Design pixel_generation, start of the top module:
module pixel_generation(
    input clk,                               
    input reset,                             
    input video_on,                          
    input [9:0] x, y,    
    input KEY_UP, KEY_DOWN, KEY_LEFT, KEY_RIGHT,
    output reg [11:0] rgb                    
    );
    reg [1:0] direction;
    reg [1:0] game_state;
    reg [1:0] lives_rem;
    reg game_result;
    reg [1:0] gs;                            
    reg gr;                                  
    parameter X_MAX = 639;                   
    parameter Y_MAX = 479;                   
    parameter SQ_RGB = 12'h00F;              
    parameter BG_RGB = 12'h000;              
    parameter SQUARE_SIZE = 32;              
    parameter SQUARE_VELOCITY_POS = 1;           
    parameter SQUARE_VELOCITY_NEG = 1;
    parameter RECT_RGB = 12'hFFF;
    parameter FLAG_RGB = 12'hF00;
    parameter FLAG_STICK_RGB = 12'hFF0;
    parameter GAME_OVER_RGB = 12'hF0F;
    parameter GAME_START_RGB = 12'h000;
    parameter START_RGB = 12'hFFF;
    parameter WON_RGB = 12'hFFF;
    parameter LOST_RGB = 12'hFFF;
    parameter LIVES_RGB = 12'hF0F;
    wire refresh_tick;
    assign refresh_tick = ((y == 481) && (x == 0)) ? 1 : 0;
    wire [9:0] sq_x_l, sq_x_r;               
    wire [9:0] sq_y_t, sq_y_b;               
    reg [9:0] sq_x_reg, sq_y_reg;            
    wire [9:0] sq_x_next, sq_y_next;         
    reg [9:0] x_delta_reg, y_delta_reg;      
    reg [9:0] x_delta_next, y_delta_next;    
    always @(posedge clk or posedge reset)
        if(reset) begin
            sq_x_reg <= 0;
            sq_y_reg <= 430;
            x_delta_reg <= SQUARE_VELOCITY_POS;
            y_delta_reg <= SQUARE_VELOCITY_POS;
            direction <= 2'b00;
            game_state <= 2'b00;
            lives_rem <= 2'b11;
            game_result <= 1'b0;
        end
        else begin
  ...
clock: 5.06 ns
lec_check: 0
cap_margin: 20
core_margin: 2
core_utilization: 68
cts_cluster_diameter: 394
cts_cluster_size: 99
place_density: 0.36
setup_slack_margin: -0.46
slew_margin: 20
run.sh (not shown) runs the stock make flow with config.mk's settings and CLKGATE_MAP_FILE=.
The starting point finished with setup timing left.
Rerun with:
--- a/flow/config.mk
+++ b/flow/config.mk
@@ -8,8 +8,4 @@
 export CAP_MARGIN = 20
 export CORE_MARGIN = 2
-export CORE_UTILIZATION = 68
-export CTS_CLUSTER_DIAMETER = 394
-export CTS_CLUSTER_SIZE = 99
-export PLACE_DENSITY = 0.36
-export SETUP_SLACK_MARGIN = -0.46
+export CORE_UTILIZATION = 40
 export SLEW_MARGIN = 20
==> flow/constraint.sdc (replaced) <==
create_clock -name core_clock -period 10.0 [get_ports {clk}]
set_input_delay 2.0000 -clock core_clock [delete_from_list [all_inputs] [get_ports {clk}]]
set_output_delay 2.0000 -clock core_clock [all_outputs]
set_load 0.01 [all_outputs]
Effect: Now the flow finished clean. Final area drops by 12%. Non-clock buffer count is lower by 244. Via count decreases by 11%.
Rerun with:
--- a/flow/config.mk
+++ b/flow/config.mk
@@ -8,4 +8,4 @@
 export CAP_MARGIN = 20
 export CORE_MARGIN = 2
-export CORE_UTILIZATION = 40
+export CORE_UTILIZATION = 58
 export SLEW_MARGIN = 20
==> flow/constraint.sdc (replaced) <==
create_clock -name core_clock -period 8.23 [get_ports {clk}]
set_input_delay 1.6460 -clock core_clock [delete_from_list [all_inputs] [get_ports {clk}]]
set_output_delay 1.6460 -clock core_clock [all_outputs]
set_load 0.01 [all_outputs]
After rerunning: Non-clock buffer count went up by 13. Hold slack got worse by 16 ps. Wire length went down by about 3.7%. Die size went down by about 30%. Sequential cell count stays the same. Count of clock-buffer cells in the layout went down by 1. Cell count went down by about 5%. Critical path depth does not change.
Rerun with:
--- a/flow/config.mk
+++ b/flow/config.mk
@@ -8,4 +8,6 @@
 export CAP_MARGIN = 20
 export CORE_MARGIN = 2
-export CORE_UTILIZATION = 58
+export CORE_UTILIZATION = 21
+export CTS_CLUSTER_DIAMETER = 177
+export CTS_CLUSTER_SIZE = 99
 export SLEW_MARGIN = 20
==> flow/constraint.sdc (replaced) <==
create_clock -name core_clock -period 10.0 [get_ports {clk}]
set_input_delay 2.0000 -clock core_clock [delete_from_list [all_inputs] [get_ports {clk}]]
set_output_delay 2.0000 -clock core_clock [all_outputs]
set_load 0.01 [all_outputs]
=>
- global-route usage fell by 29 points
- wire length rose by a few percent
- first-iteration DRC count fell by well over a third
- worst setup slack is better by 810 ps
- cell count rose by a quarter to a third
Rerun with:
--- a/flow/config.mk
+++ b/flow/config.mk
@@ -8,6 +8,7 @@
 export CAP_MARGIN = 20
 export CORE_MARGIN = 2
-export CORE_UTILIZATION = 21
-export CTS_CLUSTER_DIAMETER = 177
+export CORE_UTILIZATION = 68
+export CTS_CLUSTER_DIAMETER = 394
 export CTS_CLUSTER_SIZE = 99
+export PLACE_DENSITY = 0.36
 export SLEW_MARGIN = 20
==> flow/constraint.sdc (replaced) <==
create_clock -name core_clock -period 5.96 [get_ports {clk}]
set_input_delay 1.1920 -clock core_clock [delete_from_list [all_inputs] [get_ports {clk}]]
set_output_delay 1.1920 -clock core_clock [all_outputs]
set_load 0.01 [all_outputs]
=>
- The new run passed the timing, design-rule and antenna checks
- register-to-register slack loses 3700 ps
- setup slack degrades by 1200 ps
- final area came out higher by 2.3%
- die size came out lower by 68%
- clock-buffer cell count is unchanged
- final cell count is lower by 17%
- routed wire length goes down by 8.9%
- hold slack improved by 23 ps
- sequential share of layout area shrinks by 0.15 points
Rerun with:
--- a/flow/config.mk
+++ b/flow/config.mk
@@ -8,7 +8,4 @@
 export CAP_MARGIN = 20
 export CORE_MARGIN = 2
-export CORE_UTILIZATION = 68
-export CTS_CLUSTER_DIAMETER = 394
-export CTS_CLUSTER_SIZE = 99
-export PLACE_DENSITY = 0.36
+export CORE_UTILIZATION = 57
 export SLEW_MARGIN = 20
==> flow/constraint.sdc (replaced) <==
create_clock -name core_clock -period 8.35 [get_ports {clk}]
set_input_delay 1.6700 -clock core_clock [delete_from_list [all_inputs] [get_ports {clk}]]
set_output_delay 1.6700 -clock core_clock [all_outputs]
set_load 0.01 [all_outputs]
- The changed run went through all stages and came out clean
- global-route usage decreases by 5.2 points
- setup slack is better by 400 ps
- register-to-register slack improved by 2300 ps
- hold slack is better by 15 ps
- core utilization shrinks by 17 points
- sequential cell count stays the same
- design area decreases by 5.8%
- routed wire length increases by about 6%

* * *

## job 101
pixel_generation again, from the RTL that the note above started with.
clock: 9.57 ns
lec_check: 0
cap_margin: 35
cell_pad_in_sites_global_placement: 1
core_aspect_ratio: 0.91
core_margin: 2
core_utilization: 40
cts_cluster_diameter: 122
cts_cluster_size: 44
hold_slack_margin: -0.01
setup_slack_margin: -0.73
slew_margin: 20
tns_end_percent: 55
Changes in job 102 relative to job 101:
Settings: clearing CELL_PAD_IN_SITES_GLOBAL_PLACEMENT, which used to be 1; swapping 35 for 20 in CAP_MARGIN; clearing CTS_CLUSTER_DIAMETER, which used to be 122; clearing CORE_ASPECT_RATIO, which used to be 0.91; swapping 40 for 66 in CORE_UTILIZATION; clearing TNS_END_PERCENT, which used to be 55; clearing SETUP_SLACK_MARGIN, which used to be -0.73; clearing CTS_CLUSTER_SIZE, which used to be 44; clearing HOLD_SLACK_MARGIN, which used to be -0.01; swapping 9.57 for 8.18 in the clock period (ns, I/O delays scaled along).
--- outcome ---
Compared with job 101, in job 102 sum of met3 wire segment lengths after detailed routing now smaller; worst setup slack lost 0.44 ns; wire length -about 16%; clock-buffer cell count lost 2. Job 102 against job 101; routability congestion estimate is up by more than 10%. Measured against each other, job 102 and job 101 differ in core utilization, the higher figure coming from job 102.
The inputs of job 103 differ from those of job 102 as listed below.
Settings: a change of CORE_UTILIZATION from 66 to 60; a change of the clock period (ns, I/O delays scaled along) from 8.18 to 5.0.
Notes after the runs:
- In job 103 the implementation completed, yet the final layout does not meet the checks, the culprit being setup timing.
- When job 103 is measured against job 102, its core utilization turns out 8.1 points higher.
- Going from job 102 to job 103, sequential share of layout area down 1.3 points, count of boundary I/O pins flat.
- [compare] base=job 102 new=job 103: count of endpoints failing setup in the final report picked up an extra 8; finished layout cell area has increased; hold slack now smaller.
For job 104, these inputs were changed with respect to job 103:
Settings: changing CORE_UTILIZATION from 60 to 67; setting CTS_CLUSTER_DIAMETER to 175 for the first time; setting CTS_CLUSTER_SIZE to 100 for the first time; changing the clock period (ns, I/O delays scaled along) from 5.0 to 10.0.
### Flow results
Every stage of the flow completed for job 104, and the final layout passed the timing, design-rule and antenna checks.
Count of non-filler cells in the finished layout of job 104 falls short of that of job 103 by more than 10%.
The post-layout utilization of the core of job 104 is lower than that of job 103.
Diff job 103 -> job 104: initial antenna violation count shows a reduction of 1; global-route met2 utilization shrank by 2.8 points; area growth from synthesis to final layout now sits lower; total number of tap cells shows a reduction of about 13%; routability congestion estimate from global placement +1.0%.
Looking at met2 wirelength from detailed routing, job 104 sits 14% below job 103.
Row logic depth of the worst path, buffers included: job 104 lower / job 103 higher
Inputs modified between job 104 and job 105:
Settings: a change of CORE_UTILIZATION from 67 to 44; a change of CTS_CLUSTER_DIAMETER from 175 to 177; a change of CTS_CLUSTER_SIZE from 100 to 30; an added ABC_AREA of 1.
### Flow results
Job 105 vs. job 104: count of filler cells inserted in the layout went up by 1480. [diff] cell area, job 105 relative to job 104: regression. The maximum frequency from static timing analysis in job 105 sits 0.0058 GHz above the value recorded for job 104. Going from job 104 to job 105, the core footprint was found to have gone up by 50%. Buffers plus inverters on the worst setup path in job 105 is 1 above job 104. The global router's overall resource usage number comes out lower for job 105 vs job 104.
